v14:
==> flow/design.v (excerpt) <==
module FPU_top_level
(
 input 	       clk,
 input 	       nrst,
 input  [31:0] floating_point1,
 input  [31:0] floating_point2,
 input  [2:0]  frm,
 input  [6:0]  funct7,
 output [31:0] floating_point_out,
 output [4:0]  flags
 );
Size: about 5500 cells after synthesis, ~110 I/O pins.
clock: 6.21 ns
lec_check: 0
abc_area: 1
cap_margin: 5
core_aspect_ratio: 0.91
core_margin: 2
core_utilization: 72
cts_cluster_diameter: 203
cts_cluster_size: 99
hold_slack_margin: -0.08
setup_slack_margin: 0.8
slew_margin: 20
tns_end_percent: 10
run.sh (not shown) runs the stock make flow with config.mk's settings and CLKGATE_MAP_FILE=.
FAIL v14 @ global routing (5_1_grt): tool exited with error
diff inputs: v14 => v54
Settings: ABC_AREA removed (was 1); HOLD_SLACK_MARGIN removed (was -0.08); SETUP_SLACK_MARGIN removed (was 0.8); CORE_UTILIZATION changed from 72 to 66; CORE_ASPECT_RATIO removed (was 0.91); CAP_MARGIN changed from 5 to 20; CTS_CLUSTER_DIAMETER removed (was 203); TNS_END_PERCENT removed (was 10); CTS_CLUSTER_SIZE removed (was 99); the clock period (ns, I/O delays scaled along) changed from 6.21 to 7.7.
- Compared with v14, v54 shows effective utilization at floorplan lower by 6.1 points.
- The number of instances in the synthesized netlist of v54 falls short of that of v14 by about 23%.
- Post-CTS setup-driven buffer insertion count in v54 is about 50% below v14.
- In the metrics for v54 and v14, the one carrying the lower chip area is v14.
- Final weighted congestion in routability-driven placement of v54 falls short of that of v14 by a few percent.
- Lower row count goes to v14 over v54.
- v14 has a lower core outline area than v54.
- v54: complete, dirty (setup timing)
- v14: it failed with a tool error in global routing (5_1_grt), so there are no final results.
Changes in v31 relative to v54:
Settings: CORE_UTILIZATION now 40, was 66; the clock period (ns, I/O delays scaled along) now 9.33, was 7.7.
## What came out
- step1_to_step2[17]$_DFF_PN0_ as the last element of the critical path was reported by v54, and step1_to_step2[42]$_DFF_PN0_ by v31.
- Going from v54 to v31, worst path buffer plus inverter count grew by 3; routed wire length went down by about 12%.
- Diff v31 and v54: count of clock-buffer cells in the layout higher in v54
- Synthesized cell count: v31 vs v54 identical
- Compared to v54, v31 has setup TNS after final layout 6.18 ns higher.
- Per the comparison of v31 with v54, worst setup slack climbed 0.84 ns; floorplan utilization lost 27 points.
- v31 ran to completion and came out clean on the timing, design-rule and antenna checks.
- Delta(met3 routing resource usage after global routing, v31 - v54) < 0
- Against v54, the final cell area of v31 is lower.
- Required time at the worst-slack endpoint, v31 and v54, higher one = v31.
Modified inputs, v9 compared to v31
Settings: a change of CORE_UTILIZATION from 40 to 64; an added CTS_CLUSTER_SIZE of 97; a change of the clock period (ns, I/O delays scaled along) from 9.33 to 6.55.
## What came out
- v9 got as far as global routing (5_1_grt), where a tool error ended the run.
- Compared with v31, in v9 number of cell instances after yosys synthesis held; die span in x dropped about 20%; count of H-tree levels built during CTS has remained practically unchanged.


FPU_top_level again, from the RTL that the note above started with.
clock: 7.67 ns
lec_check: 0
cap_margin: 20
core_margin: 2
core_utilization: 70
cts_cluster_size: 41
place_density: 0.66
setup_slack_margin: -0.55
slew_margin: 20
The starting point ran to the end with violations: negative setup slack.
Rerun with:
CORE_UTILIZATION = 57   (was 70)
CTS_CLUSTER_SIZE = not set   (was 41)
PLACE_DENSITY = not set   (was 0.66)
SETUP_SLACK_MARGIN = 1.29   (was -0.55)
clock period = 9.5 ns   (was 7.67 ns; I/O delays follow)
Outcome: With this change the flow passed the timing, design-rule and antenna checks. Count of clock-buffer cells in the layout stays the same. Design area stays flat. Critical path depth does not change. Setup slack gains 2.0 ns. Die area came out higher by about 22%. Core utilization shrinks by 16 points. Wire length decreases by 2.9%. First-iteration DRC count decreases by 25%.


## run 1
Starting RTL as in the previous note.
// FPU_top_level
module FPU_top_level
(
 input 	       clk,
 input 	       nrst,
 input  [31:0] floating_point1,
 input  [31:0] floating_point2,
 input  [2:0]  frm,
 input  [6:0]  funct7,
 output [31:0] floating_point_out,
 output [4:0]  flags
 );
   reg [2:0]   frm2;
   reg [2:0]   frm3;
   reg [6:0]   funct7_2;
   reg [6:0]   funct7_3;
   localparam ADD = 7'b0100000;
   localparam MUL = 7'b0000010;
   reg 	       sign_shifted;
   reg [25:0]  frac_shifted;
   reg 	       sign_not_shifted;
   reg [25:0]  frac_not_shifted;
   reg [7:0]   exp_max;
   reg         mul_sign1;
   reg         mul_sign2;
   reg [7:0]   mul_exp1;
   reg [7:0]   mul_exp2;
   reg [25:0]  product;
   reg         mul_carry_out;
   reg [61:0]  step1_to_step2;
   reg [61:0]  nxt_step1_to_step2;
   reg        add_sign_out;
   reg [25:0] add_sum;
   reg 	      add_carry_out;
   reg [7:0]  add_exp_max;
   reg        mul_sign_out;
   reg [7:0]  sum_exp;
   reg        mul_ovf;
   reg        mul_unf;
   reg        inv;
   reg        inv2;
   reg        inv3;
   reg [37:0] step2_to_step3;
   reg [37:0] nxt_step2_to_step3;
  ...
clock: 8.52 ns
lec_check: 0
abc_area: 0
cap_margin: 20
cell_pad_in_sites_global_placement: 2
core_margin: 2
core_utilization: 71
cts_cluster_size: 31
gpl_timing_driven: 1
place_density_lb_addon: 0.2
slew_margin: 30
tns_end_percent: 60
Run 1: FLW-0024 in global placement without I/O (3_1_place_gp_skip_io) -> run aborted
What run 2 does differently from run 1 at the input level:
# run 1
export LEC_CHECK = 0
export ABC_AREA = 0
export CAP_MARGIN = 20
export CELL_PAD_IN_SITES_GLOBAL_PLACEMENT = 2
export CORE_MARGIN = 2
export CORE_UTILIZATION = 71
export CTS_CLUSTER_SIZE = 31
export GPL_TIMING_DRIVEN = 1
export PLACE_DENSITY_LB_ADDON = 0.2
export SLEW_MARGIN = 30
export TNS_END_PERCENT = 60
create_clock -name core_clock -period 8.52 [get_ports {clk}]
# run 2
export LEC_CHECK = 0
export CAP_MARGIN = 20
export CORE_MARGIN = 2
export CORE_UTILIZATION = 53
export SLEW_MARGIN = 20
create_clock -name core_clock -period 5.18 [get_ports {clk}]
### Flow results
- Summary of run 2 over run 1: simple-gate share of the synthesized area closely matched the old numbers, row count increased by 13 relative to the old numbers, initial core utilization decreased by 19 points relative to the old numbers, instance tally after logic synthesis closely matched the old numbers.
- On yosys synthesis chip area, run 1 and run 2 are neck and neck.
- In run 2, the x dimension of the die came out 15% above the value in run 1.
- Run 2 finished every stage; the final checks, however, were not passed, the failures being negative setup slack.
- Going from run 1 to run 2, die outline height increased 15%, die area went up by 16000 um2, total standard cell area after synthesis barely changed.
- Post-synth net total: run 1 vs run 2 identical
- Run 2: total core area higher than run 1
Modified inputs, run 3 compared to run 2
# run 2
export LEC_CHECK = 0
export CAP_MARGIN = 20
export CORE_MARGIN = 2
export CORE_UTILIZATION = 53
export SLEW_MARGIN = 20
create_clock -name core_clock -period 5.18 [get_ports {clk}]
# run 3
export LEC_CHECK = 0
export CAP_MARGIN = 20
export CORE_MARGIN = 2
export CORE_UTILIZATION = 40
export SLEW_MARGIN = 20
create_clock -name core_clock -period 10.0 [get_ports {clk}]
==> results <==
- Clock latency on the worst-skew pair for run 3 is higher than for run 2.
- Looking only at slew at the pin with the worst max-slew slack, and setting everything else aside, the higher value of run 3 and run 2 goes to run 3.
- The final reports for run 3 and run 2 show met2 layer usage reported by global route lower in the former.
- Run 3: no failed stages, no open violations at the end
- Worst hold margin in run 3 is 0.0038 ns higher than in run 2
- Re final cycle utilization of the critical path: run 3 is 53 points down on run 2.
- Where final critical-path setup slack is concerned, run 2 is outperformed by run 3.
- Comparing the two runs side by side, run 3 comes out ahead of run 2 on wire length of the first global-routing pass.
- Taking run 2 over run 3, the critical path depth ratio works out to 1.15.
Edits applied to the flow inputs when going from run 3 to run 4:
# run 3
export LEC_CHECK = 0
export CAP_MARGIN = 20
export CORE_MARGIN = 2
export CORE_UTILIZATION = 40
export SLEW_MARGIN = 20
create_clock -name core_clock -period 10.0 [get_ports {clk}]
# run 4
export LEC_CHECK = 0
export CAP_MARGIN = 20
export CORE_MARGIN = 2
export CORE_UTILIZATION = 23
export CTS_CLUSTER_DIAMETER = 330
export CTS_CLUSTER_SIZE = 98
export HOLD_SLACK_MARGIN = 0.3
export PLACE_DENSITY_LB_ADDON = 0.3
export SETUP_SLACK_MARGIN = -0.06
export SLEW_MARGIN = 0
export TNS_END_PERCENT = 15
create_clock -name core_clock -period 10.0 [get_ports {clk}]
## What came out
Taking run 3 as the reference, in run 4 proportion of final cell area spent on non-clock buffers roughly the same; routed length on met2 went up by 10%; via count went down; clock-buffer cell count higher. The run with more setup slack is run 3; run 4 has less.
